the previous run:
// reciprocal_float
module reciprocal_float(
    input clk, rst,
    input start,
    input [31:0] x,
    output [31:0] out,
    output done, zero_flag
);
export LEC_CHECK = 0
export ABC_AREA = 1
export CAP_MARGIN = 0
export CORE_ASPECT_RATIO = 0.73
export CORE_MARGIN = 2
export CORE_UTILIZATION = 72
export HOLD_SLACK_MARGIN = -0.04
export MAX_ROUTING_LAYER = met5
export PLACE_DENSITY = 0.64
export SETUP_SLACK_MARGIN = 3.11
export SLEW_MARGIN = 20
export TNS_END_PERCENT = 35
create_clock -name core_clock -period 9.21 [get_ports {clk}]
run.sh (not shown) runs the stock make flow with config.mk's settings and CLKGATE_MAP_FILE=.
The previous run ran to completion and came out clean on the timing, DRC and antenna checks.
diff inputs: the previous run => the current run
Settings: SETUP_SLACK_MARGIN now 1.15, was 3.11; CTS_CLUSTER_DIAMETER now 59, previously not set; CORE_ASPECT_RATIO now 1.35, was 0.73; PLACE_DENSITY_LB_ADDON now 0.19, previously not set; HOLD_SLACK_MARGIN no longer set, was -0.04; PLACE_DENSITY no longer set, was 0.64; the clock period (ns, I/O delays scaled along) now 4.02, was 9.21.
Notes after the runs:
- Re async set or reset register ratio after synthesis: no difference whatsoever between the current run and the previous run.
- Comparing the previous run with the current run, the die footprint came out essentially unchanged.
- Delta (the current run minus the previous run): floorplan die height saw an increase, synthesized cell area closely matched the old numbers, post-CTS setup repair buffer count picked up an extra 23.
- The current run: GRT-0232 in global routing -> run aborted
- [the current run vs the previous run] die extent in x: lower in the current run
- The previous run → the current run: cell count after synthesis shows no meaningful change, synthesized area per cell held, total placed cells including tap cells increased by 2.2% relative to the old numbers.
- The number of ports placed on the die boundary of the current run and that of the previous run are within noise of each other.
- Between the current run and the previous run, the placement-stage cell area is lower for the previous run.

========
Setup of JK:
Starting RTL as in the previous note.
clock: 11.4 ns
lec_check: 0
abc_area: 1
cap_margin: 30
core_aspect_ratio: 0.74
core_margin: 8
core_utilization: 19
cts_cluster_size: 47
gpl_routability_driven: 0
gpl_timing_driven: 0
max_routing_layer: met5
min_routing_layer: met2
place_density: 0.65
slew_margin: 25
tns_end_percent: 30
Modified inputs, MS compared to JK
Settings: CORE_ASPECT_RATIO now 0.78, was 0.74; ABC_AREA no longer set, was 1; CORE_MARGIN now 2, was 8; CTS_CLUSTER_DIAMETER now 26, previously not set; SETUP_SLACK_MARGIN now 3.11, previously not set; GPL_ROUTABILITY_DRIVEN no longer set, was 0; CAP_MARGIN now 20, was 30; CTS_CLUSTER_SIZE now 58, was 47; SLEW_MARGIN now 20, was 25; GPL_TIMING_DRIVEN no longer set, was 0; TNS_END_PERCENT now 35, was 30; MIN_ROUTING_LAYER no longer set, was met2.
## What came out
MS ended with every stage complete and zero timing, DRC or antenna violations. Relative to JK, chip area in the Yosys report decreased by about 2.7% in MS. From JK to MS the numbers moved as follows: cell area fell by 6.2%, final worst slack moved down, final-layout clock-cell area share lower.
Input-level comparison between AL and MS:
Settings: CTS_CLUSTER_DIAMETER now 177, was 26; ABC_AREA now 1, previously not set; SLEW_MARGIN now 10, was 20; CORE_ASPECT_RATIO now 0.73, was 0.78; CORE_MARGIN now 8, was 2; CTS_CLUSTER_SIZE now 98, was 58; SETUP_SLACK_MARGIN now 1.93, was 3.11.
## What came out
Post-synthesis average cell area in AL vs MS: down about 25%. AL vs. MS: number of rows in the core area saw a decrease, floorplan die width saw an increase. AL and MS ended up with nearly the same final core area utilization. Number of antenna violations at the first check in global routing delta for AL relative to MS: 1 lower. AL reports a higher path depth of the worst reg2reg path than MS does.

========
run A:
Starting RTL as in the previous note.
// reciprocal_float
module reciprocal_float(
    input clk, rst,
    input start,
    input [31:0] x,
    output [31:0] out,
    output done, zero_flag
);
    wire loadE, loadM, loadS;
    wire selE, start_cordic;
    wire done_cordic, zero_input;
    reciprocal_float_DP DP (
        .clk(clk),
        .rst(rst),
        .x(x),
        .loadE(loadE),
        .loadM(loadM),
        .loadS(loadS),
        .selE(selE),
        .start_cordic(start_cordic),
        .out(out),
        .done_cordic(done_cordic),
        .zero_flag(zero_input)
    );
    reciprocal_float_CU CU (
        .clk(clk),
        .rst(rst),
        .start(start),
        .done_cordic(done_cordic),
        .zero_input(zero_input),
        .loadE(loadE),
        .loadM(loadM),
        .loadS(loadS),
        .selE(selE),
        .start_cordic(start_cordic),
        .done(done),
        .zero_flag(zero_flag)
    );
endmodule
clock: 11.0 ns
lec_check: 0
cap_margin: 20
core_aspect_ratio: 0.7
core_margin: 2
core_utilization: 40
gpl_routability_driven: 0
slew_margin: 20
What run B does differently from run A at the input level:
--- a/flow/config.mk
+++ b/flow/config.mk
@@ -6,8 +6,12 @@
 export NUM_CORES = 4
 export LEC_CHECK = 0
-export CAP_MARGIN = 20
+export CAP_MARGIN = 25
+export CELL_PAD_IN_SITES_GLOBAL_PLACEMENT = 3
 export CORE_ASPECT_RATIO = 0.7
 export CORE_MARGIN = 2
 export CORE_UTILIZATION = 40
 export GPL_ROUTABILITY_DRIVEN = 0
-export SLEW_MARGIN = 20
+export MAX_ROUTING_LAYER = met4
+export MIN_ROUTING_LAYER = met2
+export SETUP_SLACK_MARGIN = -0.57
+export SLEW_MARGIN = 25
### Flow results
Both conditions hold for run B: the flow ran to the end and the final layout passed the timing, DRC and antenna checks.
Compared run B against run A; synthesized area within noise.
In terms of final standard cell count with taps included and fillers excluded, run A and run B differ only marginally.
Compared to run A, run B has tightest slew margin relative to the limit 2.7 points lower.
Going from run A to run B, the clock edge transition at the registers on the reported setup and hold paths was found to have gone up by 0.02 ns.
### run B -> run C
==> flow/config.mk <==
export PLATFORM = sky130hd
export DESIGN_NAME = reciprocal_float
export DESIGN_NICKNAME = reciprocal_float
export VERILOG_FILES = /design/flow/design.v
export SDC_FILE = /design/flow/constraint.sdc
export NUM_CORES = 4
export LEC_CHECK = 0
export CAP_MARGIN = 20
export CORE_MARGIN = 2
export CORE_UTILIZATION = 40
export CTS_CLUSTER_SIZE = 80
export MIN_ROUTING_LAYER = met2
export PLACE_DENSITY_LB_ADDON = 0.02
export SLEW_MARGIN = 20
### Flow results
Delta (run C minus run B): combinational share of power down 1.1 points, headroom to the max-slew limit up 4.7 points, post-route worst setup slack up 0.091 ns. Diff run B..run C | final design utilization | negligible. Master of the slowest instance on the critical path = sky130_fd_sc_hd__mux4_1: run B; master of the slowest instance on the critical path = sky130_fd_sc_hd__or4_1: run C. More vias were needed by run B than by run C.
Power and IR drop assume default switching activity.
